## color_centroid
module color_centroid
  (
    input         clk,
    input         rst,           
    input  [2:0]  rgbfilter,     
    input         new_frame_i,   
    output [14:0] orig_addr,
    input  [11:0] orig_pxl,
    output        proc_we,
    output [14:0] proc_addr,
    output [11:0] proc_pxl,
    output [7:0]  centroid,
    output        new_centroid,
    output [2:0]  proximity
  );
For scale: about 2200 cells after synthesis, roughly 73 I/O pins, ~21000 um2 of cells after synthesis.
make LEC_CHECK=0 ABC_AREA=0 CAP_MARGIN=20 CORE_ASPECT_RATIO=1.04 CORE_MARGIN=2 CORE_UTILIZATION=72 MIN_ROUTING_LAYER=met1 PLACE_DENSITY=0.76 SETUP_SLACK_MARGIN=0.86 SLEW_MARGIN=5 finish   # period 2.95 ns
run.sh (not shown) runs the stock make flow with config.mk's settings and CLKGATE_MAP_FILE=.
The baseline never finished: it broke off in 4_1_cts.
Rerun with:
CTS_CLUSTER_SIZE = 35   (was default)
HOLD_SLACK_MARGIN = 0.3   (was default)
SETUP_SLACK_MARGIN = -0.29   (was 0.86)
SLEW_MARGIN = 40   (was 5)
With this change the flow finished with setup timing left. Area after synthesis stays the same. Die area does not change. Synthesized cell count stays the same.
Rerun with:
ABC_AREA = default   (was 0)
CORE_ASPECT_RATIO = default   (was 1.04)
CTS_CLUSTER_DIAMETER = 64   (was default)
CTS_CLUSTER_SIZE = 10   (was 35)
HOLD_SLACK_MARGIN = default   (was 0.3)
MIN_ROUTING_LAYER = default   (was met1)
PLACE_DENSITY = default   (was 0.76)
SETUP_SLACK_MARGIN = 0.82   (was -0.29)
clock period = 2.79 ns   (was 2.95 ns; I/O delays follow)
With this change the flow failed in 4_1_cts with DPL-0033.
Area after synthesis is unchanged.
Die size stays flat.
Synthesized cell count is unchanged.
Rerun with:
CORE_UTILIZATION = 62   (was 72)
CTS_CLUSTER_DIAMETER = default   (was 64)
CTS_CLUSTER_SIZE = default   (was 10)
SETUP_SLACK_MARGIN = default   (was 0.82)
SLEW_MARGIN = 20   (was 40)
clock period = 5.03 ns   (was 2.79 ns; I/O delays follow)
Outcome: This time the run produced a clean layout; die size rose by 16%; synthesized cell count is unchanged; synthesized area does not change.
Rerun with:
CORE_UTILIZATION = 40   (was 62)
clock period = 5.31 ns   (was 5.03 ns; I/O delays follow)
After rerunning: Clock-buffer cell count increases by 1; design area increases by about 2%; cell count increases by 8.9%; wire length increases by 4.2%; global-route usage decreases by 9.5 points.
Rerun with:
clock period = 9.44 ns   (was 5.31 ns; I/O delays follow)
=>
- routed wire length came out lower by about 2.4%
- utilization is about the same
- setup slack gets better by 3700 ps
- non-clock buffer count went down by 6
- cell count came out lower by about 0.3%
- critical path depth stays the same
- total power is lower by about 44%
- clock skew rose by 11 ps
- register-to-register slack gains 3700 ps

* * *

## v58
color_centroid again, from the RTL that the note above started with.
clock: 3.12 ns
lec_check: 0
cap_margin: 20
cell_pad_in_sites_detail_placement: 1
cell_pad_in_sites_global_placement: 1
core_aspect_ratio: 0.68
core_margin: 7
core_utilization: 45
min_routing_layer: met1
slew_margin: 40
In v58 the implementation completed, yet the final layout does not meet the checks, the culprit being negative setup slack.
Changes in v53 relative to v58:
# v58
export LEC_CHECK = 0
export CAP_MARGIN = 20
export CELL_PAD_IN_SITES_DETAIL_PLACEMENT = 1
export CELL_PAD_IN_SITES_GLOBAL_PLACEMENT = 1
export CORE_ASPECT_RATIO = 0.68
export CORE_MARGIN = 7
export CORE_UTILIZATION = 45
export MIN_ROUTING_LAYER = met1
export SLEW_MARGIN = 40
create_clock -name core_clock -period 3.12 [get_ports {clk}]
# v53
export LEC_CHECK = 0
export CAP_MARGIN = 20
export CELL_PAD_IN_SITES_GLOBAL_PLACEMENT = 1
export CORE_ASPECT_RATIO = 0.68
export CORE_MARGIN = 5
export CORE_UTILIZATION = 27
export MIN_ROUTING_LAYER = met1
export SETUP_SLACK_MARGIN = 0.59
export SLEW_MARGIN = 40
create_clock -name core_clock -period 3.12 [get_ports {clk}]
## What came out
- Compare v53 and v58 | relative area change from synthesis to final layout lower: v58
- Finished, but not clean: v53, with negative setup slack.
- Via count deteriorates in v53 relative to v58.
- Lower clock-cell share of area among v53 and v58: v53
- Relative to v58, power consumed by the clock network increased by about 4.5% in v53.
#### Input delta (v11 over v53)
# v53
export LEC_CHECK = 0
export CAP_MARGIN = 20
export CELL_PAD_IN_SITES_GLOBAL_PLACEMENT = 1
export CORE_ASPECT_RATIO = 0.68
export CORE_MARGIN = 5
export CORE_UTILIZATION = 27
export MIN_ROUTING_LAYER = met1
export SETUP_SLACK_MARGIN = 0.59
export SLEW_MARGIN = 40
create_clock -name core_clock -period 3.12 [get_ports {clk}]
# v11
export LEC_CHECK = 0
export ABC_AREA = 1
export CAP_MARGIN = 20
export CORE_ASPECT_RATIO = 0.68
export CORE_MARGIN = 2
export CORE_UTILIZATION = 72
export MIN_ROUTING_LAYER = met1
export PLACE_DENSITY = 0.76
export SETUP_SLACK_MARGIN = 0.59
export SLEW_MARGIN = 40
create_clock -name core_clock -period 3.87 [get_ports {clk}]
Findings:
- v11 | status: complete | timing, DRC, antenna: pass
- When the final numbers for v53 and v11 were put side by side, the area share of and-or/or-and cells after synthesis turned out to be greater in v53.
- Re number of multi-input logic gates: v53 was lower than v11.
- v11 against v53: number of nets in the layout now larger, mean instance size in the synthesized netlist has decreased.
- Taking v53 as 1.0, v11 lands at 0.929 on number of CTS-inserted buffers.
- When the final numbers for v53 and v11 were put side by side, the worst setup slack after layout turned out to be smaller in v53.
- Note that the post-route total power recorded for v11 amounts to 0.59 times the value seen in v53.
- Per the comparison of v11 with v53, number of detailed-routing iterations run before antenna repair now sits higher; worst slack on hold paths picked up an extra 0.16 ns; effective utilization at floorplan climbed 46 points; net switching power figure went down about 54%.
Input-level comparison between v23 and v11:
# v11
export LEC_CHECK = 0
export ABC_AREA = 1
export CAP_MARGIN = 20
export CORE_ASPECT_RATIO = 0.68
export CORE_MARGIN = 2
export CORE_UTILIZATION = 72
export MIN_ROUTING_LAYER = met1
export PLACE_DENSITY = 0.76
export SETUP_SLACK_MARGIN = 0.59
export SLEW_MARGIN = 40
create_clock -name core_clock -period 3.87 [get_ports {clk}]
# v23
export LEC_CHECK = 0
export CAP_MARGIN = 20
export CORE_MARGIN = 2
export CORE_UTILIZATION = 70
export SLEW_MARGIN = 20
create_clock -name core_clock -period 7.55 [get_ports {clk}]
Diff v11 -> v23: power attributed to the clock group now sits lower; post-route met1 wirelength now sits lower; area added between synthesis and finish now sits lower.
Delta (v23 minus v11): post-synth area from yosys stat lost 890 um^2; multiplexer area fraction after synthesis picked up an extra 4.8 points; number of iterations in the first detailed-routing pass lost 2; largest fanout of any net on the critical path picked up an extra 16; post-route fraction of the period consumed by the critical path lost 20 points.
Compared with v11, total design power in v23 decreased by more than a quarter.
On final hold violation count, v23 and v11 are basically level.
Relative to v11, cell count after placement has decreased by about 20% in v23.
For v31, these inputs were changed with respect to v23:
# v23
export LEC_CHECK = 0
export CAP_MARGIN = 20
export CORE_MARGIN = 2
export CORE_UTILIZATION = 70
export SLEW_MARGIN = 20
create_clock -name core_clock -period 7.55 [get_ports {clk}]
# v31
export LEC_CHECK = 0
export ABC_AREA = 1
export CAP_MARGIN = 20
export CORE_MARGIN = 2
export CORE_UTILIZATION = 70
export CTS_CLUSTER_DIAMETER = 232
export SLEW_MARGIN = 20
create_clock -name core_clock -period 5.17 [get_ports {clk}]
[summary]
Going from v23 to v31, final design area excluding fillers grew by a few percent. Per the comparison of v31 with v23, non-clock buffer count went up by about 4.7%, yosys synthesis chip area went up by about 4%. [compare] base=v23 new=v31: final period utilization went up 3.2 points, layout overhead on the synthesized area down 0.39 points. Clock network contribution to total cell area (higher): v23. Going from v23 to v31, non-clock buffer contribution to total cell area grows by 0.15 points. Comparing v23 and v31, the lower synthesized area was measured on v23. Compare v23 and v31 | final weighted congestion in routability-driven placement lower: v31. color_filter.colorpxls_rght_o[1] as the launching instance or port of the critical path was reported by v23, and color_filter.colorpxls_rght_o[2] by v31.
Power is estimated from default activity; no workload was simulated.
